`flow/run.sh`:
```
#!/bin/bash
# the make line also repeats each setting of config.mk as NAME=value (left out here)
make -C /OpenROAD-flow-scripts/flow DESIGN_CONFIG=/design/flow/config.mk WORK_HOME=/design/flow/orfs CLKGATE_MAP_FILE= finish
```
`flow/config.mk`:
```
export PLATFORM = sky130hd
export DESIGN_NAME = apb_top
export DESIGN_NICKNAME = apb_top
export VERILOG_FILES = /design/flow/design.v
export SDC_FILE = /design/flow/constraint.sdc
export NUM_CORES = 4
export LEC_CHECK = 0
export CAP_MARGIN = 20
export CORE_ASPECT_RATIO = 0.98
export CORE_MARGIN = 2
export CORE_UTILIZATION = 52
export CTS_CLUSTER_DIAMETER = 174
export CTS_CLUSTER_SIZE = 21
export GPL_ROUTABILITY_DRIVEN = 1
export MAX_ROUTING_LAYER = met4
export MIN_ROUTING_LAYER = met2
export PLACE_DENSITY = 0.84
export SLEW_MARGIN = 20
```
`flow/constraint.sdc`:
```
create_clock -name core_clock -period 2.69 [get_ports {PCLK}]
set_input_delay 0.5380 -clock core_clock [delete_from_list [all_inputs] [get_ports {PCLK}]]
set_output_delay 0.5380 -clock core_clock [all_outputs]
set_load 0.01 [all_outputs]
```
`flow/design.v`:
```
module master_apb #(parameter ADDR_WIDTH=8, parameter DATA_WIDTH =8, parameter STATE=2 )(
input PCLK,
input PRESETn,
input [ADDR_WIDTH-1:0] apb_write_paddr,
input [DATA_WIDTH-1:0] apb_write_data,
input [ADDR_WIDTH-1:0] apb_read_paddr,
input READ_WRITE,
input PREADY,
input transfer,
input [DATA_WIDTH-1:0] PRDATA,
output PWRITE,
output reg PSEL,
output reg PENABLE,
output [ADDR_WIDTH-1:0] PADDR,
output reg[DATA_WIDTH-1:0] PWDATA,
output reg [DATA_WIDTH-1:0] apb_read_data_out
);
parameter IDLE=2'b00;
parameter SETUP=2'b01;
parameter ACCESS=2'b11;
reg [STATE-1:0] current_state,next_state;
wire [DATA_WIDTH-1:0] temp_read;
always @(posedge PCLK or negedge PRESETn)
begin
if(!PRESETn)
current_state<=IDLE;
else
current_state<=next_state;
end
always @(*)
begin
case (current_state)
IDLE: 
begin
if(transfer==1'b1)
next_state=SETUP;
else
next_state=IDLE;
end
SETUP:
begin
next_state=ACCESS;
end
ACCESS:
begin
if(PREADY==1'b1&&transfer==1'b1)
next_state=SETUP;
else if(PREADY==1'b1&&transfer==1'b0)
next_state=IDLE;
else
next_state=ACCESS;
end
default:
next_state=IDLE;
endcase
end
always@(*)
begin
PWDATA='b0;
case(current_state)
IDLE:
begin
PSEL=1'b0;
PENABLE=1'b0;
end
SETUP:
begin
PSEL=1'b1;
PENABLE=1'b0;
PWDATA=apb_write_data;
end
ACCESS:
begin
PSEL=1'b1;
PENABLE=1'b1;
PWDATA=apb_write_data;
end
default:
begin
PSEL=1'b0;
PENABLE=1'b0;
end
endcase
end
always @(posedge PCLK or negedge PRESETn)
begin
if(!PRESETn)
apb_read_data_out<='b0;
else if (current_state==ACCESS && PWRITE==1'b0)
apb_read_data_out<=PRDATA;
end
assign PWRITE=READ_WRITE;
assign PADDR= READ_WRITE?apb_write_paddr:apb_read_paddr;
endmodule
module RAM_slave #(parameter ADDRESS=8, parameter DATA=8, parameter LOCATION=64, parameter STATES=3)(
input PWRITE,PCLK,PRESETn,
input PSEL1,
input PENABLE,
input [ADDRESS-1:0] paddr,
input [DATA-1:0] pwdata,
output reg [DATA-1:0] prdata,
output reg PREADY
);
parameter IDLE=2'b00;
parameter TRANSFER=2'b01;
parameter WRITE=2'b11;
parameter READ=2'b10;
localparam AW=$clog2(LOCATION);
reg [STATES-1:0] current_state,next_state;
reg [DATA-1:0] memory [0:LOCATION-1];
integer i;
always @(posedge PCLK or negedge PRESETn )
begin
if(!PRESETn)
current_state<=IDLE;
else
current_state<=next_state;
end
always @(*)
begin
case (current_state)
IDLE: 
if(PSEL1==1'b1)
next_state=TRANSFER;
else 
next_state=IDLE;
TRANSFER:
next_state=IDLE;
default:
next_state=IDLE;
endcase
end
always @(*)
if(!PRESETn)
begin
prdata='b0;
PREADY=1'b0;
end
else
begin
    case(current_state)
    IDLE:
    begin
        prdata='b0;
        PREADY=1'b0;
    end
    TRANSFER:
    begin
        PREADY=1'b1;
	if(PWRITE==1'b0)
	if(paddr<LOCATION)
	prdata=memory[paddr[AW-1:0]];
	else
	prdata='b0;	
        else
	 prdata='b0;
    end
default:
begin
prdata='b0;
        PREADY=1'b0;
end
    endcase
end
always @(posedge PCLK or negedge PRESETn)
begin
if(!PRESETn)
begin
    for(i=0;i<LOCATION;i=i+1)
    memory[i]<='b0;
end
else if(current_state==TRANSFER&&PWRITE==1'b1&&paddr<LOCATION)
memory[paddr[AW-1:0]]<=pwdata;
end
endmodule
module apb_top #(parameter ADDRESS=8, parameter DATA =8, parameter LOCATION=64)(
input PCLK,PRESETn,transfer,READ_WRITE,
input [ADDRESS-1:0] apb_write_paddr,apb_read_paddr,
input [DATA-1:0] apb_write_data,
output [DATA-1:0] apb_read_data_out);
wire PWRITE;
wire PREADY;
wire PSEL1;
wire PENABLE;
wire [ADDRESS-1:0] paddr;
wire [DATA-1:0] pwdata,prdata;
master_apb #(.ADDR_WIDTH(ADDRESS),.DATA_WIDTH(DATA)) master(
.PCLK(PCLK),
.PRESETn(PRESETn),
.apb_write_paddr(apb_write_paddr),
.apb_write_data(apb_write_data),
.apb_read_paddr(apb_read_paddr),
.READ_WRITE(READ_WRITE),
.PREADY(PREADY),
.transfer(transfer),
.PRDATA(prdata),
.PWRITE(PWRITE),
.PSEL(PSEL1),
.PENABLE(PENABLE),
.PADDR(paddr),
.PWDATA(pwdata),
.apb_read_data_out(apb_read_data_out));
RAM_slave #(.ADDRESS(ADDRESS),.DATA(DATA), .LOCATION(LOCATION)) slave_dut (
.PWRITE(PWRITE),
.PCLK(PCLK),
.PRESETn(PRESETn),
.PSEL1(PSEL1),
.PENABLE(PENABLE),
.paddr(paddr),
.pwdata(pwdata),
.prdata(prdata),
.PREADY(PREADY)
);
endmodule
```
==> results of run 1 <==
[what timing repair did]
item | CTS
buffers inserted | 5
gates cloned | 1
hold buffers | 1
endpoints found under the setup margin | 9
resized | 40
endpoints found under the hold margin | 9
pin swaps | 5
[through the flow]
stage	power, mW	area, um2	setup WS, ps	util	std cells
2_1_floorplan	8.30	22900	173	-	2388
3_3_place_gp	9.07	27800	-1570	0.636	3297
3_5_place_dp	9.07	27800	-1530	0.636	3297
4_1_cts	13.5	28800	-16.8	0.659	3342
[routing by layer]
layer  GRT overflow  global-route usage
met1              -                   -
met2             38               0.893
met3            436               0.957
met4             28               0.620
met5              -                   -
==> impl_metrics.csv, run 1 <==
group,metric,value,unit
run_status,status,"did not finish",
run_status,outcome.stop_stage,"global routing",
run_status,tool.error,"[ERROR GRT-0116] Global routing finished with congestion. Check the congestion regions in the DRC Viewer.",
logic_synthesis,yosysWarnings,3,
logic_synthesis,xor_area_frac,0,
place,portBuffers,35,
floorplanning,io_pins,36,
logic_synthesis,ff_type,"dfrtp_1",
clocking,clock-sinks,525,
logic_synthesis,edf_count,0,
floorplanning,rows,76,
floorplanning,initCoreUtil,0.524,
global_route,grt_usage,0.858,
global_route,grt-ovfl-total,502,
logic_synthesis,syn_inst,2388,
logic_synthesis,largest_area_cell,"dfrtp_1",
logic_synthesis,logic_family,"AND-OR/OR-AND gates",
floorplanning,core_area,0.0437,mm2
logic_synthesis,top_cell,"nand2_1",
logic_synthesis,ys_area,0.0229,mm2
logic_synthesis,synthMuxAreaShare,0,
logic_synthesis,postSynthSeqShare,0.574,
place,gp_congestion,1.42,
logic_synthesis,synth_area,0.0229,mm2
place,place_hpwl,78100,um
logic_synthesis,synth_cell_types,77,
logic_synthesis,ys.flops,525,
clocking,clockRootBuffer,"clkbuf_16",
logic_synthesis,ys_sh_aoi,0.230,
logic_synthesis,simple_gate_area_frac,0.164,
logic_synthesis,synth_stat.cells,2388,
logic_synthesis,avgSynthCellArea,9.59,um2
clocking,htreeDepth,1,
logic_synthesis,top_cell_area_share,0.571,
logic_synthesis,async_flop_share,1.00,
floorplanning,die_x,216,um
clocking,clock_path_buffers,3,
floorplanning,die_area,0.0457,mm2
floorplanning,die_height,212,um
logic_synthesis,synth.top_cells.by_area,"dfrtp_1 (57%), o21ai_0 (12%), nand2_1 (9.8%)",
logic_synthesis,ys_sh_adder,0,
clocking,cts_buffers,28,
logic_synthesis,synthTopCellsByCount,"nand2_1 (600), o21ai_0 (529), dfrtp_1 (523), clkbuf_1 (138), a22oi_1 (112)",
logic_synthesis,synth_nets,2416,
==> inputs of run 2 (changes only) <==
Settings changed: CORE_ASPECT_RATIO 0.98 to default, CORE_UTILIZATION 52 to 72, CTS_CLUSTER_DIAMETER 174 to 41, CTS_CLUSTER_SIZE 21 to 27, GPL_ROUTABILITY_DRIVEN 1 to default, HOLD_SLACK_MARGIN from default to 0.24, MAX_ROUTING_LAYER met4 to default, MIN_ROUTING_LAYER met2 to default, PLACE_DENSITY 0.84 to default, SETUP_SLACK_MARGIN from default to 0.56, TNS_END_PERCENT from default to 35.
Clock period 2.69 ns to 2.07 ns, I/O delays scaled along.
==> run 2 against run 1 <==
  * The run fails in clock tree synthesis
  * Synthesized area unchanged
  * Synthesized cell count is the same
  * Die area is 27% lower
==> impl_metrics.csv, run 2 <==
group,metric,value,unit
run_status,status,"did not finish",
run_status,outcome.stop_stage,"clock tree synthesis",
run_status,tool.error,"[ERROR DPL-0033] detailed placement checks failed during check placement.",
place,pre_cts_ws,-1390,ps
logic_synthesis,ys_area,0.0229,mm2
logic_synthesis,synth.top_cells.by_area,"dfrtp_1 (57%), o21ai_0 (12%), nand2_1 (9.8%)",
logic_synthesis,ys.flops,525,
logic_synthesis,synthMuxAreaShare,0,
place,portBuffers,35,
logic_synthesis,xor_area_frac,0,
floorplanning,core_area,0.0315,mm2
logic_synthesis,synth_cell_types,77,
logic_synthesis,async_flop_share,1.00,
floorplanning,io_pins,36,
floorplanning,initCoreUtil,0.728,
place,dpl_cell_area,0.0270,mm2
logic_synthesis,avgSynthCellArea,9.59,um2
logic_synthesis,synth_nets,2416,
floorplanning,die_x,182,um
logic_synthesis,postSynthSeqShare,0.574,
place,place_hpwl,67200,um
place,gp_congestion,1.19,
logic_synthesis,yosysWarnings,3,
logic_synthesis,ff_type,"dfrtp_1",
logic_synthesis,largest_area_cell,"dfrtp_1",
logic_synthesis,synthTopCellsByCount,"nand2_1 (600), o21ai_0 (529), dfrtp_1 (523), clkbuf_1 (138), a22oi_1 (112)",
logic_synthesis,logic_family,"AND-OR/OR-AND gates",
logic_synthesis,synth_stat.cells,2388,
logic_synthesis,simple_gate_area_frac,0.164,
logic_synthesis,top_cell_area_share,0.571,
logic_synthesis,syn_inst,2388,
logic_synthesis,top_cell,"nand2_1",
logic_synthesis,edf_count,0,
logic_synthesis,ys_sh_aoi,0.230,
logic_synthesis,ys_sh_adder,0,
floorplanning,die_area,0.0333,mm2
floorplanning,die_height,182,um
floorplanning,rows,65,
logic_synthesis,synth_area,0.0229,mm2
place,dp.cells,3040,
==> run 2: per-stage QoR <==
stage,power (mW),TNS [ps],util,hold slack [ps]
3_5_place_dp,11.7,-396280,0.859,200
3_3_place_gp,11.7,-374780,0.859,199
2_1_floorplan,10.9,-7920,-,118
==> inputs of run 3 (changes only) <==
Settings changed: CELL_PAD_IN_SITES_DETAIL_PLACEMENT from default to 1, CELL_PAD_IN_SITES_GLOBAL_PLACEMENT from default to 2, CORE_ASPECT_RATIO from default to 1.51, CORE_UTILIZATION 72 to 64, CTS_CLUSTER_DIAMETER 41 to 396, CTS_CLUSTER_SIZE 27 to default, GPL_ROUTABILITY_DRIVEN from default to 1, HOLD_SLACK_MARGIN 0.24 to default, MAX_ROUTING_LAYER from default to met5, PLACE_DENSITY_LB_ADDON from default to 0.2, SETUP_SLACK_MARGIN 0.56 to 0.13, SLEW_MARGIN 20 to 10, TNS_END_PERCENT 35 to default.
Clock period 2.07 ns to 3.22 ns, I/O delays scaled along.
==> run 3 against run 2 <==
  * The flow stops in global placement without I/O
  * Synthesized area unchanged
  * Synthesized cell count did not move
  * Die area rose by 12%
==> impl_metrics.csv, run 3 <==
group,metric,value,unit
floorplanning,rows,85,
logic_synthesis,synthTopCellsByCount,"nand2_1 (600), o21ai_0 (529), dfrtp_1 (523), clkbuf_1 (138), a22oi_1 (112)",
floorplanning,die_area,0.0374,mm2
logic_synthesis,syn_inst,2388,
logic_synthesis,ff_type,"dfrtp_1",
run_status,outcome.stop_stage,"global placement without I/O",
logic_synthesis,ys_sh_aoi,0.230,
logic_synthesis,edf_count,0,
logic_synthesis,synthMuxAreaShare,0,
logic_synthesis,yosysWarnings,3,
logic_synthesis,largest_area_cell,"dfrtp_1",
logic_synthesis,top_cell,"nand2_1",
logic_synthesis,postSynthSeqShare,0.574,
logic_synthesis,top_cell_area_share,0.571,
logic_synthesis,ys.flops,525,
run_status,status,"did not finish",
logic_synthesis,xor_area_frac,0,
floorplanning,die_x,158,um
logic_synthesis,avgSynthCellArea,9.59,um2
logic_synthesis,ys_area,0.0229,mm2
run_status,tool.error,"[ERROR FLW-0024] Place density exceeds 1.0 (current PLACE_DENSITY_LB_ADDON =  0.2). Please check if the value of  PLACE_DENSITY_LB_ADDON is between 0 and 0.99.",
floorplanning,die_height,236,um
logic_synthesis,ys_sh_adder,0,
floorplanning,core_area,0.0355,mm2
logic_synthesis,synth_nets,2416,
logic_synthesis,synth.top_cells.by_area,"dfrtp_1 (57%), o21ai_0 (12%), nand2_1 (9.8%)",
logic_synthesis,simple_gate_area_frac,0.164,
logic_synthesis,synth_area,0.0229,mm2
logic_synthesis,logic_family,"AND-OR/OR-AND gates",
logic_synthesis,synth_stat.cells,2388,
floorplanning,initCoreUtil,0.645,
logic_synthesis,synth_cell_types,77,
logic_synthesis,async_flop_share,1.00,
==> inputs of run 4 (changes only) <==
Settings changed: ABC_AREA from default to 1, CELL_PAD_IN_SITES_DETAIL_PLACEMENT 1 to default, CELL_PAD_IN_SITES_GLOBAL_PLACEMENT 2 to default, CORE_ASPECT_RATIO 1.51 to default, CORE_UTILIZATION 64 to 72, CTS_CLUSTER_DIAMETER 396 to 400, CTS_CLUSTER_SIZE from default to 10, GPL_ROUTABILITY_DRIVEN 1 to default, MAX_ROUTING_LAYER met5 to default, PLACE_DENSITY_LB_ADDON 0.2 to 0.08, SETUP_SLACK_MARGIN 0.13 to 0.57, SLEW_MARGIN 10 to 20.
Clock period 3.22 ns to 2.5 ns, I/O delays scaled along.
==> run 4 against run 3 <==
  * The layout now fails its checks (negative setup slack)
  * Synthesized cell count up 26%
  * Synthesized area increased by 8.4%
  * Die area shrank 3.7%
==> impl_metrics.csv, run 4 <==
group,metric,value,unit
power_and_ir_drop,ir_drop,0.601,mV
global_route,grt_usage,0.467,
power_and_ir_drop,p_switching,4.49,mW
final_timing,clock_skew,21.0,ps
setup_path,r2r_cells,8,
power_and_ir_drop,intPower,13.2,mW
logic_synthesis,ys_sh_aoi,0.0842,
worst_hold_path,min_path_type,"in2reg",
final_timing,setup_ws,-25.8,ps
route,drtIter0Drc,4678,
logic_synthesis,synth_area,0.0248,mm2
final_timing,period_minus_slack,2530,ps
floorplanning,rows,68,
logic_synthesis,synth.top_cells.by_area,"dfrtp_1 (53%), nand2_1 (13%), nand3_1 (9.0%)",
place,dp.cells,3501,
run_status,status,"finished with violations",
power_and_ir_drop,clk-power,7.62,mW
final_timing,final_max_slew_viol_count,0,
route,first_pass_iters,13,
logic_synthesis,ys_area,0.0248,mm2
worst_hold_path,worstHoldStart,"transfer",
setup_path,cpMaxStageDelayCell,"dlygate4sd2_1",
power_and_ir_drop,power_frac_clock,0.431,
place,place_hpwl,47000,um
cells_and_area,final_area,0.0305,mm2
route,ant_nets,0,
setup_path,path_common_cell,"nand2_1",
logic_synthesis,synth_nets,3028,
setup_path,cp.required,3010,ps
floorplanning,initCoreUtil,0.724,
power_and_ir_drop,top_power_group,"registers",
setup_path,r2r_start,"slave_dut.current_state[1]",
logic_synthesis,xor_area_frac,0,
power_and_ir_drop,p_seq,8.50,mW
logic_synthesis,top_cell,"nand2_1",
logic_synthesis,synth_stat.cells,3000,
setup_path,arrival,3040,ps
setup_path,r2r_slack,420,ps
power_and_ir_drop,pwr-share-seq,0.481,
power_and_ir_drop,switching_share,0.254,
global_route,met3_usage,0.117,
logic_synthesis,syn_inst,3000,
logic_synthesis,avgSynthCellArea,8.28,um2
cells_and_area,finalCoreUtilization,0.890,
power_and_ir_drop,p_leak,16.5,nW
power_and_ir_drop,p_per_area,580,mW/mm2
setup_path,cp_num_buf_inv,3,
setup_path,cp_cell_sequence,"dlygate4sd2_1, inv_1, nand2_2, nand2_4, nor2_2, nand2_2, nor2_1, buf_4, nand2_1, nand2_1, nor2_1, nand2_2, nor2_4, nand2_2, nor2_1, nand2_1, nand2_1, nand2_1",
global_route,grt_max_degree,166,
logic_synthesis,simple_gate_area_frac,0.282,
logic_synthesis,ys_sh_adder,0,
global_route,grt-ovfl-total,0,
global_route,met2_usage,0.706,
worst_hold_path,min_to,"master.current_state[0]",
logic_synthesis,async_flop_share,1.00,
setup_path,crit_family,"simple AND/OR/NAND/NOR gates",
clocking,clock_latency,650,ps
clocking,path_clk_slew,60,ps
setup_path,cp-endpoint,"master.apb_read_data_out[0]",
logic_synthesis,yosysWarnings,3,
final_timing,max_freq,396,MHz
logic_synthesis,largest_area_cell,"dfrtp_1",
logic_synthesis,logic_family,"simple AND/OR/NAND/NOR gates",
final_timing,finalSetupViolations,1,
power_and_ir_drop,p_comb,1.57,mW
floorplanning,core_area,0.0343,mm2
setup_path,cp_max_fo,8,
worst_hold_path,worstHoldPathCells,2,
setup_path,cp-end-kind,"flop",
route,viasPerCell,7.04,
clocking,htreeDepth,2,
final_timing,slew_headroom,0.330,
logic_synthesis,synthMuxAreaShare,0.0451,
floorplanning,die_area,0.0360,mm2
route,drc,0,
run,warnings,38,
floorplanning,die_height,190,um
logic_synthesis,top_cell_area_share,0.527,
place,portBuffers,35,
cells_and_area,final_nets,3198,
run_status,failed_layout_checks,"negative setup slack",
cells_and_area,stdcell_count,3645,
run,maxCapViolCount,0,
logic_synthesis,ys.flops,525,
place,dpl_cell_area,0.0271,mm2
clocking,cts_buffers,58,
clocking,cts_tree,"built",
logic_synthesis,synth_cell_types,26,
setup_path,startpoint_type,"primary input",
logic_synthesis,synthTopCellsByCount,"nand2_1 (866), dfrtp_1 (523), nand3_1 (448), o21ai_0 (366), nor2_1 (190)",
logic_synthesis,ff_type,"dfrtp_1",
cells_and_area,area_delta_synth_final,22.8,%
clocking,clockRootBuffer,"clkbuf_16",
final_timing,hold_violations,0,
final_timing,whs,441,ps
setup_path,cpPeakStageDelay,270,ps
setup_path,crit_path_start,"apb_write_paddr[0]",
global_route,grt_most_used_layer,"met2",
floorplanning,die_x,190,um
route,wire_per_inst,26.3,um
final_timing,rsz0062_at_grt,"yes",
logic_synthesis,edf_count,0,
global_route,grt_pass1_vias,23600,
final_timing,finalClockPeriodUsage,1.01,
setup_path,crit_type,"in2reg",
route,drt_wl_total,95700,um
floorplanning,io_pins,36,
setup_path,cp_num_cells,18,
clocking,clock_path_buffers,3,
clocking,clock-sinks,525,
logic_synthesis,postSynthSeqShare,0.529,
power_and_ir_drop,pwr-share-comb,0.089,
place,gp_congestion,0.899,
global_route,antenna_found_initial,13,
global_route,grt_pass1_wl,129000,um
final_timing,worst_pin_slew,1010,ps
route,vias,25700,
global_route,gr-usage-met1,0.598,
setup_path,r2r-end,"slave_dut.memory[27][7]",
-- run 4: area by class of cell --
class / count / area [um2]
Clock inverter: 3 / 40.0
Timing Repair Buffer: 307 / 3540
Sequential cell: 525 / 13100
Tap cell: 455 / 569
Fill cell: 1466 / 3790
Timing Repair inverter: 1 / 11.3
Clock buffer: 69 / 1510
Antenna cell: 8 / 20.0
Multi-Input combinational cell: 2120 / 11000
Inverter: 157 / 646
-- run 4: routing by layer --
layer,share of wire,up-vias
met5,0.00043,-
met4,0.10,6
met3,0.16,999
met2,0.42,2712
met1,0.32,11800
li1,-,10100
-- run 4: per-stage QoR --
step / setup WS, ps / setup TNS (ps) / power (mW)
after floorplan: 568 / 0 / 9.12
after detailed placement: -633 / -106100 / 9.73
after global routing: -552 / -2030 / 17.9
final: -25.8 / -25.8 / 17.7
after global placement: -609 / -78580 / 9.71
after CTS: 487 / 0 / 17.3
-- run 4: timing repair --
action | 4_1_cts | 5_1_grt
pin swaps | 57 | 80
gates resized | 147 | 133
hold buffers | 1 | 0
endpoints found under the hold margin | 29 | 0
cloned | 10 | 8
setup endpoints to repair | 528 | 207
setup buffers | 34 | 11
==> inputs of run 5 (changes only) <==
Settings changed: ABC_AREA 1 to default, CELL_PAD_IN_SITES_DETAIL_PLACEMENT from default to 1, CORE_ASPECT_RATIO from default to 0.9, CORE_UTILIZATION 72 to 37, CTS_CLUSTER_DIAMETER 400 to default, CTS_CLUSTER_SIZE 10 to default, GPL_ROUTABILITY_DRIVEN from default to 0, PLACE_DENSITY_LB_ADDON 0.08 to default, SETUP_SLACK_MARGIN 0.57 to default.
Clock period 2.5 ns to 7.13 ns, I/O delays scaled along.
==> run 5 against run 4 <==
  * Now clean on timing, DRC and antenna
  * Register-to-register slack better by 3400 ps
  * Cell area is 16% lower
  * Wire length is 11% higher
  * Non-clock buffer count is 219 lower
  * Die area is 78% higher
  * Highest routed layer unchanged
  * Synthesized cell count is 20% lower
==> impl_metrics.csv, run 5 <==
group,metric,value,unit
worst_hold_path,worstHoldPathCells,1,
global_route,grt-ovfl-total,0,
logic_synthesis,async_flop_share,1.00,
floorplanning,die_height,240,um
final_timing,setup-tns-final,0,ps
power_and_ir_drop,p_per_area,237,mW/mm2
final_timing,max_freq,180,MHz
setup_path,cp_num_buf_inv,1,
setup_path,crit_path_start,"READ_WRITE",
clocking,htreeDepth,2,
cells_and_area,nFillCells,6853,
route,drt_wl_total,106000,um
logic_synthesis,synthMuxAreaShare,0,
floorplanning,die_area,0.0639,mm2
route,first_pass_iters,9,
setup_path,cp_num_cells,8,
power_and_ir_drop,pwr-share-comb,0.045,
logic_synthesis,syn_inst,2388,
floorplanning,initCoreUtil,0.374,
setup_path,cp_cell_sequence,"clkdlybuf4s50_1, or3b_1, nand2_2, and4_1, a2111oi_0, nand4_1, nor4_1, a32oi_1",
route,drtIter0Drc,3092,
setup_path,cp.required,7610,ps
cells_and_area,logic_area,0.00907,mm2
worst_hold_path,worstHoldStart,"master.current_state[1]",
setup_path,r2r_cells,4,
place,dpl_cell_area,0.0240,mm2
run,maxCapViolCount,0,
cells_and_area,flop_area,0.0131,mm2
final_timing,setup_ws,1580,ps
clocking,clock-sinks,525,
logic_synthesis,synth.top_cells.by_area,"dfrtp_1 (57%), o21ai_0 (12%), nand2_1 (9.8%)",
route,vias,21600,
logic_synthesis,top_cell,"nand2_1",
power_and_ir_drop,top_power_group,"registers",
final_timing,clock_skew,23.0,ps
power_and_ir_drop,pwr-share-seq,0.490,
run,warnings,29,
logic_synthesis,avgSynthCellArea,9.59,um2
clocking,cts_hold_buf,0,
power_and_ir_drop,p_comb,0.276,mW
power_and_ir_drop,switching_share,0.239,
final_timing,slew_headroom,0.122,
final_timing,worst_pin_slew,1310,ps
power_and_ir_drop,p_seq,2.98,mW
logic_synthesis,largest_area_cell,"dfrtp_1",
setup_path,crit_type,"in2reg",
worst_hold_path,min_to,"master.current_state[2]",
cells_and_area,final_area,0.0257,mm2
place,pre_cts_ws,1250,ps
setup_path,r2r_start,"slave_dut.current_state[1]",
logic_synthesis,top_cell_area_share,0.571,
final_timing,period_minus_slack,5550,ps
logic_synthesis,synthTopCellsByCount,"nand2_1 (600), o21ai_0 (529), dfrtp_1 (523), clkbuf_1 (138), a22oi_1 (112)",
route,viasPerCell,6.78,
clocking,clockRootBuffer,"clkbuf_16",
logic_synthesis,ys_sh_adder,0,
worst_hold_path,min_path_type,"reg2reg",
final_timing,hold_violations,0,
logic_synthesis,synth_area,0.0229,mm2
clocking,clock_latency,640,ps
power_and_ir_drop,intPower,4.63,mW
final_timing,finalSetupViolations,0,
route,ant_nets,0,
global_route,grt_max_degree,172,
logic_synthesis,logic_family,"AND-OR/OR-AND gates",
power_and_ir_drop,p_leak,10.5,nW
logic_synthesis,synth_stat.cells,2388,
logic_synthesis,simple_gate_area_frac,0.164,
logic_synthesis,ff_type,"dfrtp_1",
floorplanning,core_area,0.0612,mm2
logic_synthesis,postSynthSeqShare,0.574,
final_timing,final_max_slew_viol_count,0,
setup_path,crit_family,"simple AND/OR/NAND/NOR gates",
clocking,postCtsSetupRepairBufs,0,
run_status,status,"complete, no violations",
final_timing,rsz0062_at_grt,"no",
setup_path,r2r_slack,3790,ps
setup_path,cp-end-kind,"flop",
logic_synthesis,ys_sh_aoi,0.230,
cells_and_area,final_nets,2383,
setup_path,arrival,6030,ps
logic_synthesis,yosysWarnings,3,
global_route,grt_pass1_vias,21400,
setup_path,cpMaxStageDelayCell,"clkdlybuf4s50_1",
setup_path,cpPeakStageDelay,1060,ps
clocking,path_clk_slew,60,ps
logic_synthesis,synth_nets,2416,
setup_path,cp-endpoint,"master.apb_read_data_out[4]",
global_route,grt_usage,0.332,
power_and_ir_drop,power_frac_clock,0.465,
final_timing,finalClockPeriodUsage,0.778,
cells_and_area,finalCoreUtilization,0.420,
final_timing,whs,456,ps
place,place_hpwl,68400,um
logic_synthesis,synth_cell_types,77,
power_and_ir_drop,p_switching,1.45,mW
logic_synthesis,xor_area_frac,0,
clocking,postCtsResizedCells,0,
floorplanning,rows,86,
route,drc,0,
power_and_ir_drop,clk-power,2.83,mW
clocking,cts_buffers,54,
setup_path,startpoint_type,"primary input",
setup_path,r2r-end,"slave_dut.memory[30][0]",
global_route,grt_pass1_wl,153000,um
logic_synthesis,ys_area,0.0229,mm2
setup_path,cp_max_fo,31,
logic_synthesis,edf_count,0,
place,portBuffers,35,
floorplanning,io_pins,36,
clocking,clock_path_buffers,3,
route,wire_per_inst,33.3,um
logic_synthesis,ys.flops,525,
cells_and_area,area_delta_synth_final,12.1,%
floorplanning,die_x,266,um
power_and_ir_drop,ir_drop,0.201,mV
global_route,antenna_found_initial,16,
clocking,cts_tree,"built",
-- run 5: through the flow --
stage | total power [mW] | cells
after detailed placement | 3.29 | 3091
after global routing | 6.22 | 3182
after CTS | 6.07 | 3182
after floorplan | 3.13 | 2388
after global placement | 3.29 | 3091
final | 6.08 | 3185
-- run 5: per-layer routing --
metal / global-route usage / wire length, um / vias up
li1: - / - / 8521
met1: 0.414 / 39300 / 10900
met2: 0.455 / 42200 / 1636
met3: 0.165 / 15800 / 520
met4: 0.200 / 8310 / 30
met5: 0.0286 / 368 / -
-- run 5: area by class of cell --
type                            instances  share of cell area
Antenna cell                            3            0.000292
Clock buffer                           82              0.0610
Clock inverter                          9             0.00482
Inverter                                1            0.000146
Multi-Input combinational cell       1685               0.353
Sequential cell                       525               0.512
Tap cell                              792              0.0386
Timing Repair Buffer                   88              0.0304
==> inputs of run 6 (changes only) <==
Settings changed: CELL_PAD_IN_SITES_DETAIL_PLACEMENT 1 to default, CORE_ASPECT_RATIO 0.9 to default, CORE_UTILIZATION 37 to 60, GPL_ROUTABILITY_DRIVEN 0 to default, SETUP_SLACK_MARGIN from default to 0.69.
Clock period 7.13 ns to 2.5 ns, I/O delays scaled along.
==> run 6 against run 5 <==
  * The run now fails in global routing
  * Synthesized area unchanged
  * Synthesized cell count unchanged
  * Die area down 38%
==> impl_metrics.csv, run 6 <==
group,metric,value,unit
logic_synthesis,ys_area,0.0229,mm2
logic_synthesis,synthMuxAreaShare,0,
clocking,clock_path_buffers,3,
logic_synthesis,synth_stat.cells,2388,
run_status,outcome.stop_stage,"global routing",
place,place_hpwl,72200,um
logic_synthesis,avgSynthCellArea,9.59,um2
clocking,clock-sinks,525,
logic_synthesis,synth_nets,2416,
floorplanning,die_area,0.0398,mm2
logic_synthesis,ys_sh_aoi,0.230,
logic_synthesis,synthTopCellsByCount,"nand2_1 (600), o21ai_0 (529), dfrtp_1 (523), clkbuf_1 (138), a22oi_1 (112)",
logic_synthesis,largest_area_cell,"dfrtp_1",
logic_synthesis,synth_cell_types,77,
logic_synthesis,ff_type,"dfrtp_1",
logic_synthesis,xor_area_frac,0,
clocking,cts_buffers,52,
floorplanning,die_height,199,um
place,portBuffers,35,
logic_synthesis,top_cell,"nand2_1",
logic_synthesis,logic_family,"AND-OR/OR-AND gates",
floorplanning,rows,71,
logic_synthesis,syn_inst,2388,
logic_synthesis,async_flop_share,1.00,
global_route,grt-ovfl-total,229,
logic_synthesis,ys_sh_adder,0,
floorplanning,initCoreUtil,0.608,
logic_synthesis,top_cell_area_share,0.571,
place,dpl_cell_area,0.0277,mm2
logic_synthesis,edf_count,0,
clocking,clockRootBuffer,"clkbuf_16",
place,gp_congestion,1.08,
logic_synthesis,ys.flops,525,
logic_synthesis,yosysWarnings,3,
floorplanning,io_pins,36,
global_route,grt_usage,0.841,
floorplanning,die_x,199,um
logic_synthesis,simple_gate_area_frac,0.164,
logic_synthesis,postSynthSeqShare,0.574,
run_status,status,"did not finish",
floorplanning,core_area,0.0377,mm2
clocking,htreeDepth,2,
logic_synthesis,synth.top_cells.by_area,"dfrtp_1 (57%), o21ai_0 (12%), nand2_1 (9.8%)",
run_status,tool.error,"[ERROR GRT-0232] Routing congestion too high. Check the congestion heatmap in the GUI.",
logic_synthesis,synth_area,0.0229,mm2
-- run 6: per-stage QoR --
step | total power, mW | util | setup WS (ps) | cells
floorplan | 9.03 | - | 91.8 | 2388
global placement | 9.77 | 0.735 | -1240 | 3174
detailed placement | 9.78 | 0.735 | -1390 | 3174
CTS | 18.5 | 0.854 | 192 | 3364
-- run 6: timing repair --
item,CTS
pin swaps,132
gates resized,411
hold buffers,1
hold endpoints to repair,11
cloned,20
setup endpoints to repair,528
setup buffers,73
-- run 6: layer usage --
metal / track usage / overflow
met1: 0.851 / 12
met2: 0.951 / 122
met3: 0.736 / 6
met4: 0.830 / 85
met5: 0.475 / 4
==> inputs of run 7 (changes only) <==
Settings changed: ABC_AREA from default to 1, CAP_MARGIN 20 to 0, CORE_UTILIZATION 60 to 70, CTS_CLUSTER_SIZE from default to 100, HOLD_SLACK_MARGIN from default to 0.24, PLACE_DENSITY from default to 0.35, SETUP_SLACK_MARGIN 0.69 to 0.42, TNS_END_PERCENT from default to 95.
Clock period 2.5 ns to 2.52 ns, I/O delays scaled along.
==> run 7 against run 6 <==
  * The run now finishes clean
  * Synthesized cell count up 26%
  * Die area down 7.0%
  * Synthesized area up 8.4%
==> impl_metrics.csv, run 7 <==
group,metric,value,unit
run_status,status,"complete, no violations",
floorplanning,die_height,192,um
route,top_layer,"met4",
final_timing,hold_violations,0,
logic_synthesis,edf_count,0,
setup_path,path_common_cell,"nand2_1",
final_timing,worst_pin_slew,920,ps
route,vias,23700,
setup_path,cp_max_fo,14,
place,gp_congestion,0.935,
route,wl_met1,30000,um
logic_synthesis,synth_stat.cells,3000,
clocking,path_clk_slew,60,ps
logic_synthesis,top_cell,"nand2_1",
floorplanning,die_area,0.0370,mm2
final_timing,clock_skew,15.5,ps
power_and_ir_drop,ir_drop,0.744,mV
setup_path,r2r_slack,400,ps
global_route,grt_pass1_wl,127000,um
logic_synthesis,synth.top_cells.by_area,"dfrtp_1 (53%), nand2_1 (13%), nand3_1 (9.0%)",
final_timing,period_minus_slack,2130,ps
logic_synthesis,largest_area_cell,"dfrtp_1",
power_and_ir_drop,p_seq,8.43,mW
power_and_ir_drop,p_per_area,588,mW/mm2
logic_synthesis,syn_inst,3000,
setup_path,r2r_start,"master.current_state[2]",
global_route,grt_pass1_vias,22900,
logic_synthesis,avgSynthCellArea,8.28,um2
cells_and_area,final_nets,3179,
clocking,cts_buffers,53,
logic_synthesis,ys.flops,525,
logic_synthesis,ys_sh_adder,0,
power_and_ir_drop,p_leak,16.6,nW
place,dp.cells,3510,
power_and_ir_drop,p_switching,4.34,mW
setup_path,cp-end-kind,"flop",
power_and_ir_drop,top_power_group,"registers",
setup_path,crit_type,"in2reg",
clocking,clock_latency,620,ps
run,maxCapViolCount,0,
route,drt_wl_total,83800,um
logic_synthesis,async_flop_share,1.00,
setup_path,cp-endpoint,"master.apb_read_data_out[4]",
route,route.met2.wl,37600,um
logic_synthesis,top_cell_area_share,0.527,
route,met3_length,10400,um
setup_path,cp_num_cells,17,
floorplanning,initCoreUtil,0.715,
clocking,clock_path_buffers,3,
logic_synthesis,synthMuxAreaShare,0.0451,
power_and_ir_drop,p_comb,1.47,mW
setup_path,cpMaxStageDelayCell,"dlygate4sd2_1",
global_route,antenna_found_initial,2,
global_route,grt_max_degree,89,
global_route,grt_usage,0.455,
logic_synthesis,yosysWarnings,3,
route,ant_nets,0,
setup_path,startpoint_type,"primary input",
logic_synthesis,synth_nets,3028,
worst_hold_path,min_path_type,"in2reg",
floorplanning,die_x,192,um
route,wire_per_inst,23.0,um
power_and_ir_drop,clk-power,7.96,mW
setup_path,cp_cell_sequence,"dlygate4sd2_1, inv_2, o21ai_2, buf_4, nor2_4, buf_12, buf_12, nand3_1, nand2_1, nor2_2, nand2_1, nor2_2, nand2_2, nor2_1, nand2_1, nand2_1, nand2_1",
clocking,cts_tree,"built",
worst_hold_path,min_to,"master.current_state[0]",
route,first_pass_iters,8,
logic_synthesis,xor_area_frac,0,
logic_synthesis,synthTopCellsByCount,"nand2_1 (866), dfrtp_1 (523), nand3_1 (448), o21ai_0 (366), nor2_1 (190)",
final_timing,finalSetupViolations,0,
final_timing,max_freq,470,MHz
logic_synthesis,simple_gate_area_frac,0.282,
cells_and_area,area_delta_synth_final,22.3,%
cells_and_area,stdcell_count,3645,
setup_path,r2r-end,"slave_dut.memory[12][7]",
final_timing,rsz0062_at_grt,"yes",
clocking,clockRootBuffer,"clkbuf_16",
logic_synthesis,ys_area,0.0248,mm2
power_and_ir_drop,pwr-share-comb,0.082,
logic_synthesis,synth_cell_types,26,
floorplanning,io_pins,36,
worst_hold_path,worstHoldPathCells,2,
run,warnings,30,
setup_path,cpPeakStageDelay,220,ps
final_timing,slew_headroom,0.386,
place,portBuffers,35,
power_and_ir_drop,switching_share,0.243,
logic_synthesis,ys_sh_aoi,0.0842,
logic_synthesis,logic_family,"simple AND/OR/NAND/NOR gates",
logic_synthesis,ff_type,"dfrtp_1",
route,drtIter0Drc,3289,
route,viasPerCell,6.51,
cells_and_area,nFillCells,1776,
setup_path,crit_family,"simple AND/OR/NAND/NOR gates",
place,place_hpwl,48000,um
logic_synthesis,synth_area,0.0248,mm2
clocking,clock-sinks,525,
setup_path,r2r_cells,6,
cells_and_area,finalCoreUtilization,0.875,
setup_path,cp_num_buf_inv,5,
floorplanning,core_area,0.0347,mm2
power_and_ir_drop,power_frac_clock,0.446,
floorplanning,rows,68,
final_timing,whs,420,ps
global_route,grt-ovfl-total,0,
setup_path,cp.required,3020,ps
route,drc,0,
final_timing,final_max_slew_viol_count,0,
setup_path,arrival,2630,ps
power_and_ir_drop,intPower,13.5,mW
worst_hold_path,worstHoldStart,"transfer",
clocking,htreeDepth,2,
logic_synthesis,postSynthSeqShare,0.529,
power_and_ir_drop,pwr-share-seq,0.472,
setup_path,crit_path_start,"apb_write_paddr[4]",
final_timing,finalClockPeriodUsage,0.845,
[run 7: area by class of cell]
class / count / area [um2] / area share
inverters: 157 / 628 / 0.0207
well taps: 455 / 569 / 0.0187
flip-flops and latches: 525 / 13100 / 0.433
clock inverters: 15 / 183 / 0.00601
repair buffers: 293 / 3410 / 0.112
clock buffers: 78 / 1530 / 0.0504
diodes: 1 / 2.50 / 0.0000824
multi-input cells: 2121 / 10900 / 0.359
[run 7: layer usage]
metal | track usage | up-vias
li1 | - | 10100
met1 | 0.587 | 11400
met2 | 0.699 | 1788
met3 | 0.114 | 437
met4 | 0.273 | 0
met5 | 0 | -
[run 7: stage by stage]
| stage | setup slack [ps] | instance area, um2 | TNS, ps | power, mW |
|---|---|---|---|---|
| 3_5_place_dp | -796 | 27200 | -150310 | 9.71 |
| 6_report | 391 | 30400 | 0 | 17.9 |
| 4_1_cts | 406 | 29900 | 0 | 17.7 |
| 3_3_place_gp | -699 | 27200 | -109320 | 9.69 |
| 5_1_grt | 323 | 30400 | 0 | 18.2 |
| 2_1_floorplan | 430 | 24800 | 0 | 9.02 |
[run 7: timing repair]
| action | in CTS | in global routing |
|---|---|---|
| endpoints found under the hold margin | 45 | 0 |
| gates resized | 145 | 117 |
| buffers inserted | 15 | 9 |
| hold buffers | 1 | 0 |
| pin swaps | 62 | 58 |
| gates cloned | 14 | 2 |
| setup endpoints to repair | 472 | 55 |
==> inputs of run 8 (changes only) <==
Settings changed: ABC_AREA 1 to default, CAP_MARGIN 0 to 20, CELL_PAD_IN_SITES_GLOBAL_PLACEMENT from default to 1, CORE_UTILIZATION 70 to 48, CTS_CLUSTER_SIZE 100 to default, GPL_TIMING_DRIVEN from default to 1, HOLD_SLACK_MARGIN 0.24 to default, MIN_ROUTING_LAYER from default to met1, PLACE_DENSITY 0.35 to default, SETUP_SLACK_MARGIN 0.42 to default, TNS_END_PERCENT 95 to default.
Clock period 2.52 ns to 2.92 ns, I/O delays scaled along.
==> run 8 against run 7 <==
  * The layout now fails its checks (negative setup slack)
  * Via count decreased by 7.9%
  * Highest routed layer is now met5
  * Clock skew is 8.7 ps higher
  * Sequential power shrank 14%
  * Critical path depth decreased by 8
  * Synthesized area down 7.7%
  * Cell area is 1.2% lower
  * Largest cell class unchanged
  * Global-route usage fell by 2.5 points
==> impl_metrics.csv, run 8 <==
group,metric,value,unit
setup_path,cp-end-kind,"flop",
final_timing,clock_skew,24.2,ps
floorplanning,die_area,0.0495,mm2
logic_synthesis,simple_gate_area_frac,0.164,
logic_synthesis,synthMuxAreaShare,0,
logic_synthesis,top_cell_area_share,0.571,
final_timing,final_max_slew_viol_count,0,
floorplanning,die_x,222,um
logic_synthesis,synth.top_cells.by_area,"dfrtp_1 (57%), o21ai_0 (12%), nand2_1 (9.8%)",
clocking,path_clk_slew,60,ps
global_route,grt_usage,0.430,
logic_synthesis,ys_sh_aoi,0.230,
setup_path,r2r_slack,380,ps
cells_and_area,nFillCells,3961,
final_timing,rsz0062_at_grt,"no",
final_timing,max_freq,339,MHz
cells_and_area,final_nets,2808,
route,ant_nets,0,
place,pre_cts_ws,-830,ps
power_and_ir_drop,total_power,16.0,mW
route,vias,21800,
power_and_ir_drop,intPower,12.3,mW
power_and_ir_drop,p_comb,1.00,mW
place,place_hpwl,77300,um
logic_synthesis,ys_sh_adder,0,
setup_path,cpPeakStageDelay,520,ps
clocking,htreeDepth,2,
place,portBuffers,35,
run,warnings,34,
clocking,clock-sinks,525,
logic_synthesis,ys_area,0.0229,mm2
place,dpl_cell_area,0.0278,mm2
global_route,grt_pass1_vias,21100,
route,drtIter0Drc,2865,
setup_path,cp_num_buf_inv,3,
route,drc,0,
global_route,antenna_found_initial,2,
power_and_ir_drop,p_leak,13.1,nW
final_timing,worst_pin_slew,1040,ps
floorplanning,die_height,222,um
power_and_ir_drop,p_per_area,533,mW/mm2
logic_synthesis,avgSynthCellArea,9.59,um2
setup_path,crit_family,"AND-OR/OR-AND gates",
setup_path,cp_cell_sequence,"clkdlybuf4s50_1, buf_4, a32o_1, nand2_1, buf_4, o22ai_1, a311oi_1, nand4_1, o31a_1",
run,maxCapViolCount,0,
clocking,cts_buffers,55,
worst_hold_path,min_path_type,"in2async",
power_and_ir_drop,switching_share,0.232,
final_timing,finalClockPeriodUsage,1.01,
logic_synthesis,synth_stat.cells,2388,
logic_synthesis,synth_cell_types,77,
power_and_ir_drop,p_switching,3.71,mW
route,viasPerCell,6.34,
floorplanning,io_pins,36,
place,gp_congestion,1.06,
final_timing,period_minus_slack,2950,ps
setup_path,cp_num_cells,9,
cells_and_area,final_area,0.0300,mm2
logic_synthesis,yosysWarnings,3,
power_and_ir_drop,p_seq,7.27,mW
setup_path,crit_path_start,"apb_read_paddr[5]",
power_and_ir_drop,pwr-share-comb,0.063,
route,drt_wl_total,105000,um
power_and_ir_drop,power_frac_clock,0.483,
logic_synthesis,xor_area_frac,0,
power_and_ir_drop,ir_drop,0.429,mV
power_and_ir_drop,pwr-share-seq,0.455,
power_and_ir_drop,top_power_group,"clock",
floorplanning,rows,80,
setup_path,r2r_start,"slave_dut.memory[21][4]",
logic_synthesis,ff_type,"dfrtp_1",
logic_synthesis,synth_nets,2416,
clocking,clockRootBuffer,"clkbuf_16",
clocking,clock_path_buffers,3,
logic_synthesis,postSynthSeqShare,0.574,
logic_synthesis,top_cell,"nand2_1",
logic_synthesis,logic_family,"AND-OR/OR-AND gates",
route,wire_per_inst,30.5,um
global_route,grt_max_degree,133,
clocking,cts_hold_buf,0,
floorplanning,initCoreUtil,0.483,
logic_synthesis,async_flop_share,1.00,
setup_path,startpoint_type,"primary input",
setup_path,cp_max_fo,6,
setup_path,cp.required,3430,ps
final_timing,setup_ws,-28.0,ps
logic_synthesis,edf_count,0,
logic_synthesis,synthTopCellsByCount,"nand2_1 (600), o21ai_0 (529), dfrtp_1 (523), clkbuf_1 (138), a22oi_1 (112)",
setup_path,cp-endpoint,"master.apb_read_data_out[2]",
final_timing,slew_headroom,0.307,
setup_path,path_common_cell,"buf_4",
final_timing,finalSetupViolations,1,
global_route,grt-ovfl-total,0,
cells_and_area,area_delta_synth_final,31.0,%
logic_synthesis,syn_inst,2388,
global_route,grt_pass1_wl,151000,um
clocking,clock_latency,640,ps
logic_synthesis,ys.flops,525,
clocking,cts_tree,"built",
floorplanning,core_area,0.0474,mm2
setup_path,r2r_cells,8,
final_timing,hold_violations,0,
logic_synthesis,synth_area,0.0229,mm2
logic_synthesis,largest_area_cell,"dfrtp_1",
run_status,status,"finished with violations",
setup_path,crit_type,"in2reg",
final_timing,setup-tns-final,-28.0,ps
power_and_ir_drop,clk-power,7.72,mW
route,first_pass_iters,10,
run_status,failed_layout_checks,"negative setup slack",
setup_path,cpMaxStageDelayCell,"clkdlybuf4s50_1",
setup_path,r2r-end,"master.apb_read_data_out[4]",
setup_path,arrival,3460,ps
[run 8: area by class of cell]
class | count | area, um2 | share of cell area
Antenna cell | 2 | 5.00 | 0.000167
Clock buffer | 73 | 1530 | 0.0508
Clock inverter | 29 | 444 | 0.0148
Inverter | 1 | 3.75 | 0.000125
Multi-Input combinational cell | 1685 | 9170 | 0.305
Sequential cell | 525 | 13100 | 0.438
Tap cell | 615 | 769 | 0.0256
Timing Repair Buffer | 512 | 4950 | 0.165
[run 8: timing repair]
action,in CTS,in global routing
endpoints found under the hold margin,0,0
endpoints found under the setup margin,3,14
pin swaps,0,6
cloned,0,1
buffers inserted,0,10
gates resized,6,34
[run 8: per-stage QoR]
stage	cells	hold slack [ps]	util
final	3442	77.3	0.632
after global placement	3327	430	0.586
after detailed placement	3327	432	0.586
after floorplan	2388	288	-
after CTS	3429	136	0.627
after global routing	3440	143	0.632
[run 8: layer usage]
layer,vias up,wire length (um),track usage
met5,-,13,0
met4,2,7590,0.261
met3,351,11000,0.102
met2,1364,45200,0.633
met1,10700,41300,0.578
li1,9398,-,-
==> inputs of run 9 (changes only) <==
Settings changed: ABC_AREA from default to 1, CELL_PAD_IN_SITES_GLOBAL_PLACEMENT 1 to default, CORE_UTILIZATION 48 to 72, CTS_CLUSTER_SIZE from default to 10, GPL_TIMING_DRIVEN 1 to default, MIN_ROUTING_LAYER met1 to default, PLACE_DENSITY from default to 0.36, SETUP_SLACK_MARGIN from default to 0.73, TNS_END_PERCENT from default to 5.
Clock period 2.92 ns to 2.5 ns, I/O delays scaled along.
==> run 9 against run 8 <==
  * Now clean on timing, DRC and antenna
  * Global-route usage grew 4.6 points
  * Cell count grew 6.4%
  * Clock-buffer cell count is the same
  * Clock power shrank 0.9%
  * First-iteration DRC count grew 46%
  * Clock skew shrank 2.7 ps
  * Utilization grew 27 points
  * Synthesized area grew 8.4%
  * Sequential power grew 17%
  * Sequential share of layout area shrank 1.5 points
  * Non-clock buffer count shrank 183
  * Cell area grew 3.6%
  * Critical endpoint is now slave_dut.memory[0][7]
  * Largest cell class unchanged
==> impl_metrics.csv, run 9 <==
group,metric,value,unit
power_and_ir_drop,power_frac_clock,0.431,
final_timing,whs,403,ps
setup_path,cp.required,3000,ps
setup_path,cpPeakStageDelay,500,ps
global_route,antenna_found_initial,2,
logic_synthesis,synth_cell_types,26,
floorplanning,io_pins,36,
floorplanning,core_area,0.0343,mm2
power_and_ir_drop,p_comb,1.58,mW
logic_synthesis,ys_sh_aoi,0.0842,
route,wire_per_inst,25.0,um
setup_path,crit_family,"buffers and inverters",
floorplanning,rows,68,
power_and_ir_drop,ir_drop,0.649,mV
clocking,clockRootBuffer,"clkbuf_16",
floorplanning,die_area,0.0360,mm2
run,maxCapViolCount,0,
logic_synthesis,edf_count,0,
place,pre_cts_ws,-777,ps
logic_synthesis,ys_sh_adder,0,
setup_path,cp_num_cells,7,
setup_path,r2r_slack,270,ps
final_timing,finalSetupViolations,0,
floorplanning,die_x,190,um
worst_hold_path,min_to,"master.current_state[0]",
logic_synthesis,simple_gate_area_frac,0.282,
power_and_ir_drop,pwr-share-seq,0.480,
setup_path,r2r_start,"master.current_state[2]",
power_and_ir_drop,p_per_area,570,mW/mm2
logic_synthesis,avgSynthCellArea,8.28,um2
clocking,htreeDepth,2,
logic_synthesis,synthTopCellsByCount,"nand2_1 (866), dfrtp_1 (523), nand3_1 (448), o21ai_0 (366), nor2_1 (190)",
final_timing,clock_skew,21.5,ps
global_route,grt_pass1_wl,131000,um
power_and_ir_drop,pwr-share-comb,0.089,
setup_path,r2r-end,"slave_dut.memory[0][7]",
setup_path,cp_num_buf_inv,4,
logic_synthesis,synth.top_cells.by_area,"dfrtp_1 (53%), nand2_1 (13%), nand3_1 (9.0%)",
final_timing,hold_violations,0,
worst_hold_path,worstHoldPathCells,2,
logic_synthesis,largest_area_cell,"dfrtp_1",
place,gp_congestion,0.963,
logic_synthesis,synth_stat.cells,3000,
setup_path,cp-endpoint,"slave_dut.memory[0][7]",
logic_synthesis,ys_area,0.0248,mm2
logic_synthesis,yosysWarnings,3,
setup_path,crit_path_start,"master.current_state[2]",
setup_path,arrival,2740,ps
logic_synthesis,top_cell,"nand2_1",
floorplanning,initCoreUtil,0.724,
cells_and_area,finalCoreUtilization,0.906,
logic_synthesis,synth_nets,3028,
place,portBuffers,35,
logic_synthesis,async_flop_share,1.00,
setup_path,cp-end-kind,"flop",
clocking,clock-sinks,525,
route,drtIter0Drc,4181,
global_route,grt_max_degree,131,
floorplanning,die_height,190,um
setup_path,cp_cell_sequence,"nor2_1, clkinv_4, nand2_4, clkinvlp_4, buf_4, mux2i_1, inv_1",
final_timing,max_freq,448,MHz
setup_path,cpMaxStageDelayCell,"mux2i_1",
power_and_ir_drop,p_switching,4.43,mW
logic_synthesis,synthMuxAreaShare,0.0451,
cells_and_area,final_nets,3222,
route,first_pass_iters,9,
final_timing,slew_headroom,0.301,
power_and_ir_drop,clk-power,7.65,mW
logic_synthesis,ff_type,"dfrtp_1",
logic_synthesis,ys.flops,525,
route,ant_nets,0,
clocking,clock_latency,640,ps
logic_synthesis,top_cell_area_share,0.527,
route,vias,25000,
power_and_ir_drop,intPower,13.3,mW
logic_synthesis,postSynthSeqShare,0.529,
final_timing,finalClockPeriodUsage,0.894,
final_timing,worst_pin_slew,1050,ps
clocking,cts_tree,"built",
power_and_ir_drop,switching_share,0.250,
route,num_antenna_cells,0,
cells_and_area,area_delta_synth_final,25.2,%
logic_synthesis,logic_family,"simple AND/OR/NAND/NOR gates",
power_and_ir_drop,p_seq,8.50,mW
power_and_ir_drop,total_power,17.7,mW
global_route,grt_pass1_vias,23900,
run,warnings,37,
power_and_ir_drop,top_power_group,"registers",
run_status,status,"complete, no violations",
final_timing,final_max_slew_viol_count,0,
global_route,grt_usage,0.476,
clocking,path_clk_slew,60,ps
final_timing,rsz0062_at_grt,"yes",
setup_path,r2r_cells,7,
setup_path,cp_max_fo,9,
power_and_ir_drop,p_leak,16.9,nW
logic_synthesis,syn_inst,3000,
cells_and_area,nFillCells,1449,
route,drc,0,
route,viasPerCell,6.84,
worst_hold_path,worstHoldStart,"transfer",
clocking,cts_buffers,58,
setup_path,startpoint_type,"flop",
global_route,grt-ovfl-total,0,
place,place_hpwl,49100,um
final_timing,period_minus_slack,2230,ps
clocking,clock_path_buffers,3,
route,drt_wl_total,91800,um
setup_path,crit_type,"reg2reg",
worst_hold_path,min_path_type,"in2reg",
logic_synthesis,synth_area,0.0248,mm2
final_timing,setup_ws,266,ps
logic_synthesis,xor_area_frac,0,
==> run 9: per-layer routing <==
layer / global-route usage / wire length (um) / vias to the layer above
met5: 0 / 13 / -
met4: 0.305 / 8290 / 2
met3: 0.131 / 13000 / 772
met2: 0.728 / 39900 / 2301
met1: 0.604 / 30600 / 11800
li1: - / - / 10200
==> run 9: area by class of cell <==
| cell class | instances | area, um2 | area share |
|---|---|---|---|
| multi-input cells | 2122 | 11200 | 0.360 |
| repair buffers | 329 | 3960 | 0.127 |
| repair inverters | 1 | 8.76 | 0.000282 |
| inverters | 157 | 643 | 0.0207 |
| flip-flops and latches | 525 | 13100 | 0.423 |
| clock inverters | 2 | 32.5 | 0.00105 |
| clock buffers | 73 | 1540 | 0.0495 |
| well taps | 455 | 569 | 0.0183 |
==> run 9: repair_timing <==
action / CTS / global route
buffers inserted: 20 / 26
gates resized: 208 / 115
setup endpoints to repair: 528 / 505
hold endpoints to repair: 13 / 0
pin swaps: 67 / 66
hold buffers: 2 / 0
gates cloned: 14 / 7
==> run 9: per-stage QoR <==
stage | TNS (ps) | area [um2] | std cells
2_1_floorplan | 0 | 25100 | 3000
3_3_place_gp | -91320 | 27400 | 3520
3_5_place_dp | -112360 | 27400 | 3520
4_1_cts | 0 | 30300 | 3631
5_1_grt | 0 | 31100 | 3664
6_report | 0 | 31100 | 3664
==> inputs of run 10 (changes only) <==
Settings changed: ABC_AREA 1 to default, CORE_UTILIZATION 72 to 68, CTS_CLUSTER_SIZE 10 to default, PLACE_DENSITY 0.36 to 0.6, SETUP_SLACK_MARGIN 0.73 to 1.05, TNS_END_PERCENT 5 to default.
Clock period 2.5 ns to 4.08 ns, I/O delays scaled along.
==> run 10 against run 9 <==
  * Combinational power decreased by 65%
  * First-iteration DRC count fell by 0.84%
  * Power is 39% lower
  * Via count fell by 10%
  * Flip-flop count is the same
  * Synthesized area down 7.7%
  * Hold slack got worse by 270 ps
  * Sequential share of layout area is 7.1 points higher
  * Highest routed layer unchanged
==> impl_metrics.csv, run 10 <==
group,metric,value,unit
final_timing,setup-tns-final,0,ps
setup_path,cp_max_fo,11,
setup_path,crit_family,"buffers and inverters",
route,wire_per_inst,32.8,um
final_timing,clock_skew,25.0,ps
power_and_ir_drop,p_switching,2.53,mW
worst_hold_path,min_path_type,"in2async",
run,warnings,33,
place,gp_congestion,1.13,
route,ant_nets,0,
final_timing,finalClockPeriodUsage,0.761,
logic_synthesis,top_cell,"nand2_1",
clocking,path_clk_slew,60,ps
setup_path,cpMaxStageDelayCell,"clkdlybuf4s50_1",
final_timing,rsz0062_at_grt,"yes",
logic_synthesis,async_flop_share,1.00,
power_and_ir_drop,p_per_area,404,mW/mm2
logic_synthesis,edf_count,0,
setup_path,crit_path_start,"apb_write_paddr[3]",
power_and_ir_drop,top_power_group,"registers",
logic_synthesis,logic_family,"AND-OR/OR-AND gates",
logic_synthesis,synth_area,0.0229,mm2
floorplanning,rows,67,
logic_synthesis,xor_area_frac,0,
setup_path,startpoint_type,"primary input",
final_timing,slew_headroom,0.322,
logic_synthesis,postSynthSeqShare,0.574,
route,drc,0,
power_and_ir_drop,p_comb,0.550,mW
floorplanning,core_area,0.0334,mm2
logic_synthesis,synth_nets,2416,
setup_path,r2r-end,"slave_dut.memory[10][0]",
setup_path,arrival,3590,ps
logic_synthesis,synth_stat.cells,2388,
setup_path,cp_num_buf_inv,3,
final_timing,worst_pin_slew,1020,ps
setup_path,cp.required,4560,ps
logic_synthesis,synth_cell_types,77,
floorplanning,initCoreUtil,0.687,
logic_synthesis,ys_sh_aoi,0.230,
global_route,grt-ovfl-total,0,
global_route,grt_pass1_wl,141000,um
setup_path,r2r_slack,1420,ps
clocking,clock_latency,630,ps
setup_path,cp-endpoint,"master.apb_read_data_out[0]",
setup_path,r2r_start,"master.current_state[2]",
cells_and_area,area_delta_synth_final,16.2,%
cells_and_area,nFillCells,2167,
logic_synthesis,ys_area,0.0229,mm2
logic_synthesis,synthTopCellsByCount,"nand2_1 (600), o21ai_0 (529), dfrtp_1 (523), clkbuf_1 (138), a22oi_1 (112)",
logic_synthesis,syn_inst,2388,
run,maxCapViolCount,0,
setup_path,cp_cell_sequence,"clkdlybuf4s50_1, and3b_1, nor2_1, buf_4, nor3_1, buf_4, a2bb2oi_1, nand4_1, nor2_1, a32oi_1",
floorplanning,die_area,0.0352,mm2
setup_path,crit_type,"in2reg",
power_and_ir_drop,power_frac_clock,0.465,
logic_synthesis,ys.flops,525,
logic_synthesis,ys_sh_adder,0,
power_and_ir_drop,pwr-share-seq,0.484,
power_and_ir_drop,clk-power,5.01,mW
setup_path,r2r_cells,4,
logic_synthesis,largest_area_cell,"dfrtp_1",
cells_and_area,final_nets,2489,
logic_synthesis,ff_type,"dfrtp_1",
final_timing,period_minus_slack,3100,ps
run_status,status,"complete, no violations",
logic_synthesis,synth.top_cells.by_area,"dfrtp_1 (57%), o21ai_0 (12%), nand2_1 (9.8%)",
power_and_ir_drop,pwr-share-comb,0.051,
place,place_hpwl,63500,um
setup_path,cp-end-kind,"flop",
logic_synthesis,simple_gate_area_frac,0.164,
floorplanning,die_x,188,um
clocking,htreeDepth,2,
power_and_ir_drop,p_leak,11.3,nW
cells_and_area,finalCoreUtilization,0.798,
logic_synthesis,top_cell_area_share,0.571,
logic_synthesis,avgSynthCellArea,9.59,um2
setup_path,cp_num_cells,10,
logic_synthesis,synthMuxAreaShare,0,
clocking,cts_buffers,53,
clocking,clock_path_buffers,3,
final_timing,finalSetupViolations,0,
floorplanning,io_pins,36,
final_timing,hold_violations,0,
route,viasPerCell,7.59,
power_and_ir_drop,intPower,8.23,mW
clocking,cts_tree,"built",
power_and_ir_drop,ir_drop,0.393,mV
global_route,antenna_found_initial,7,
logic_synthesis,yosysWarnings,3,
final_timing,max_freq,322,MHz
place,portBuffers,35,
route,drt_wl_total,97100,um
power_and_ir_drop,p_seq,5.21,mW
clocking,clockRootBuffer,"clkbuf_16",
power_and_ir_drop,switching_share,0.235,
global_route,grt_pass1_vias,21300,
global_route,grt_usage,0.560,
setup_path,cpPeakStageDelay,560,ps
route,vias,22500,
global_route,grt_max_degree,180,
clocking,clock-sinks,525,
floorplanning,die_height,188,um
route,first_pass_iters,12,
final_timing,final_max_slew_viol_count,0,
route,drtIter0Drc,4146,
## run 10: repair_timing
| item | in CTS | in global routing |
|---|---|---|
| gates cloned | 0 | 1 |
| pin swaps | 5 | 2 |
| hold buffers | 0 | 0 |
| resized | 54 | 38 |
| buffers inserted | 8 | 0 |
| endpoints found under the setup margin | 96 | 179 |
## run 10: layout make-up
class                      instances  area (um2)  area share
clock inverter                    10         131     0.00494
antenna                            9        22.5    0.000846
timing repair buffer             195        1770      0.0663
clock buffer                      86        1620      0.0610
inverter                           1        3.75    0.000141
multi-input combinational       1685        9370       0.352
sequential                       525       13100       0.494
tap                              448         561      0.0211
## run 10: metrics by stage
stage | std cells | cell area, um2 | power (mW) | setup slack (ps) | hold slack, ps
2_1_floorplan | 2388 | 22900 | 5.47 | 1280 | 420
3_3_place_gp | 2845 | 24400 | 5.79 | 0.872 | 429
3_5_place_dp | 2845 | 24400 | 5.79 | 38.9 | 436
4_1_cts | 2949 | 26400 | 10.7 | 985 | 159
5_1_grt | 2951 | 26600 | 10.9 | 1010 | 164
6_report | 2959 | 26600 | 10.8 | 975 | 130
## run 10: routing by layer
layer	up-vias	part of all wire	track usage
li1	8769	-	-
met1	10700	0.32	0.699
met2	2318	0.40	0.761
met3	711	0.17	0.261
met4	2	0.10	0.414
met5	-	0.00047	0.0110
==> inputs of run 11 (changes only) <==
Settings changed: ABC_AREA from default to 1, CORE_UTILIZATION 68 to 72, CTS_CLUSTER_DIAMETER from default to 233, CTS_CLUSTER_SIZE from default to 27, HOLD_SLACK_MARGIN from default to -0.1, PLACE_DENSITY 0.6 to default, SETUP_SLACK_MARGIN 1.05 to 0.36, TNS_END_PERCENT from default to 100.
Clock period 4.08 ns to 2.5 ns, I/O delays scaled along.
==> run 11 against run 10 <==
  * Still clean on timing, DRC and antenna
  * Power grew 33%
  * Global-route usage shrank 13 points
  * Combinational power rose to 2.6 times the previous value
  * Setup slack lost 620 ps
  * Synthesized area is 8.4% higher
  * Cell count is 22% higher
  * Hold slack gained 230 ps
  * Sequential power increased by 63%
  * Flip-flop count did not move
  * Highest routed layer is now met4
==> impl_metrics.csv, run 11 <==
group,metric,value,unit
cells_and_area,final_nets,3163,
logic_synthesis,synth_stat.cells,3000,
logic_synthesis,synth_nets,3028,
floorplanning,core_area,0.0343,mm2
logic_synthesis,ys_sh_aoi,0.0842,
logic_synthesis,top_cell,"nand2_1",
final_timing,final_max_slew_viol_count,0,
final_timing,worst_pin_slew,940,ps
power_and_ir_drop,p_seq,8.49,mW
power_and_ir_drop,p_switching,3.66,mW
setup_path,cp_num_cells,19,
power_and_ir_drop,power_frac_clock,0.310,
route,ant_nets,0,
logic_synthesis,synthTopCellsByCount,"nand2_1 (866), dfrtp_1 (523), nand3_1 (448), o21ai_0 (366), nor2_1 (190)",
setup_path,r2r_start,"master.current_state[2]",
clocking,clock_latency,600,ps
clocking,clockRootBuffer,"clkbuf_16",
power_and_ir_drop,p_leak,15.9,nW
setup_path,cp_num_buf_inv,6,
logic_synthesis,simple_gate_area_frac,0.282,
clocking,cts_tree,"built",
route,drt_wl_total,79400,um
logic_synthesis,yosysWarnings,3,
power_and_ir_drop,clk-power,4.44,mW
clocking,clock_path_buffers,3,
global_route,grt_pass1_wl,120000,um
logic_synthesis,synth_area,0.0248,mm2
setup_path,cp_max_fo,21,
cells_and_area,area_delta_synth_final,16.8,%
setup_path,cpPeakStageDelay,300,ps
setup_path,cp.required,2980,ps
setup_path,r2r-end,"slave_dut.memory[7][1]",
logic_synthesis,syn_inst,3000,
power_and_ir_drop,pwr-share-seq,0.592,
final_timing,finalClockPeriodUsage,0.859,
setup_path,crit_family,"simple AND/OR/NAND/NOR gates",
logic_synthesis,xor_area_frac,0,
setup_path,crit_type,"in2reg",
clocking,htreeDepth,1,
floorplanning,die_x,190,um
setup_path,arrival,2630,ps
clocking,path_clk_slew,120,ps
setup_path,cpMaxStageDelayCell,"bufbuf_16",
setup_path,cp-end-kind,"flop",
final_timing,finalSetupViolations,0,
final_timing,clock_skew,32.9,ps
logic_synthesis,synth_cell_types,26,
global_route,antenna_found_initial,1,
setup_path,r2r_slack,450,ps
final_timing,max_freq,466,MHz
power_and_ir_drop,switching_share,0.255,
power_and_ir_drop,p_comb,1.41,mW
logic_synthesis,synthMuxAreaShare,0.0451,
run,maxCapViolCount,0,
logic_synthesis,logic_family,"simple AND/OR/NAND/NOR gates",
cells_and_area,stdcell_count,3599,
route,drc,0,
place,place_hpwl,48200,um
final_timing,period_minus_slack,2150,ps
route,wire_per_inst,22.1,um
logic_synthesis,synth.top_cells.by_area,"dfrtp_1 (53%), nand2_1 (13%), nand3_1 (9.0%)",
clocking,clock-sinks,525,
floorplanning,die_area,0.0360,mm2
power_and_ir_drop,ir_drop,0.616,mV
setup_path,path_common_cell,"nand2_1",
route,viasPerCell,6.31,
run_status,status,"complete, no violations",
logic_synthesis,async_flop_share,1.00,
logic_synthesis,avgSynthCellArea,8.28,um2
power_and_ir_drop,p_per_area,494,mW/mm2
global_route,grt_pass1_vias,21800,
place,gp_congestion,0.939,
cells_and_area,nFillCells,1983,
logic_synthesis,ys.flops,525,
place,dp.cells,3521,
floorplanning,die_height,190,um
floorplanning,rows,68,
setup_path,cp_cell_sequence,"dlygate4sd2_1, inv_2, nand2_2, o21ai_4, buf_6, buf_4, nand2_8, inv_4, bufbuf_16, nand3_1, nand2_1, nor2_1, nand2_1, nor2_2, nand2_1, nor2_1, nand2_1, nand2_1, nand2_1",
logic_synthesis,postSynthSeqShare,0.529,
power_and_ir_drop,pwr-share-comb,0.099,
setup_path,cp-endpoint,"master.apb_read_data_out[3]",
power_and_ir_drop,intPower,10.7,mW
final_timing,hold_violations,0,
power_and_ir_drop,total_power,14.3,mW
logic_synthesis,largest_area_cell,"dfrtp_1",
route,vias,22700,
route,drtIter0Drc,3057,
floorplanning,initCoreUtil,0.724,
logic_synthesis,top_cell_area_share,0.527,
global_route,grt_usage,0.432,
final_timing,rsz0062_at_grt,"yes",
worst_hold_path,min_path_type,"in2async",
global_route,grt_max_degree,133,
setup_path,startpoint_type,"primary input",
clocking,cts_buffers,23,
logic_synthesis,edf_count,0,
logic_synthesis,ys_area,0.0248,mm2
final_timing,setup-tns-final,0,ps
global_route,grt-ovfl-total,0,
setup_path,r2r_cells,6,
logic_synthesis,ys_sh_adder,0,
final_timing,slew_headroom,0.373,
setup_path,crit_path_start,"apb_write_paddr[5]",
logic_synthesis,ff_type,"dfrtp_1",
power_and_ir_drop,top_power_group,"registers",
run,warnings,36,
place,portBuffers,35,
route,first_pass_iters,6,
floorplanning,io_pins,36,
run 11: stage by stage:
step / hold slack, ps / setup WS (ps) / cell area, um2 / util
global placement: 395 / -725 / 27100 / 0.791
global route: 375 / 244 / 29000 / 0.846
detailed placement: 388 / -724 / 27100 / 0.791
floorplan: 204 / 414 / 24800 / -
finish: 360 / 352 / 29000 / 0.846
CTS: 365 / 234 / 28500 / 0.830
run 11: area by class of cell:
cell class | count | area, um2 | area share
Antenna cell | 1 | 2.50 | 0.0000863
Tap cell | 455 | 569 | 0.0196
Clock inverter | 2 | 25.0 | 0.000863
Sequential cell | 525 | 13100 | 0.453
Clock buffer | 31 | 606 | 0.0209
Timing Repair Buffer | 308 | 3320 | 0.115
Inverter | 157 | 611 | 0.0210
Multi-Input combinational cell | 2120 | 10700 | 0.370
run 11: routing by layer:
layer / vias to the layer above / wire [um] / track usage
li1: 10000 / - / -
met1: 10800 / 29600 / 0.595
met2: 1520 / 35800 / 0.663
met3: 351 / 8800 / 0.0708
met4: 0 / 5140 / 0.242
met5: - / 0 / 0
run 11: timing repair:
item,4_1_cts,5_1_grt
endpoints found under the hold margin,18,0
gates cloned,9,3
hold buffers,1,0
setup endpoints to repair,164,40
resized,96,100
pin swaps,34,60
buffers inserted,16,15
Power and IR drop assume default switching activity.
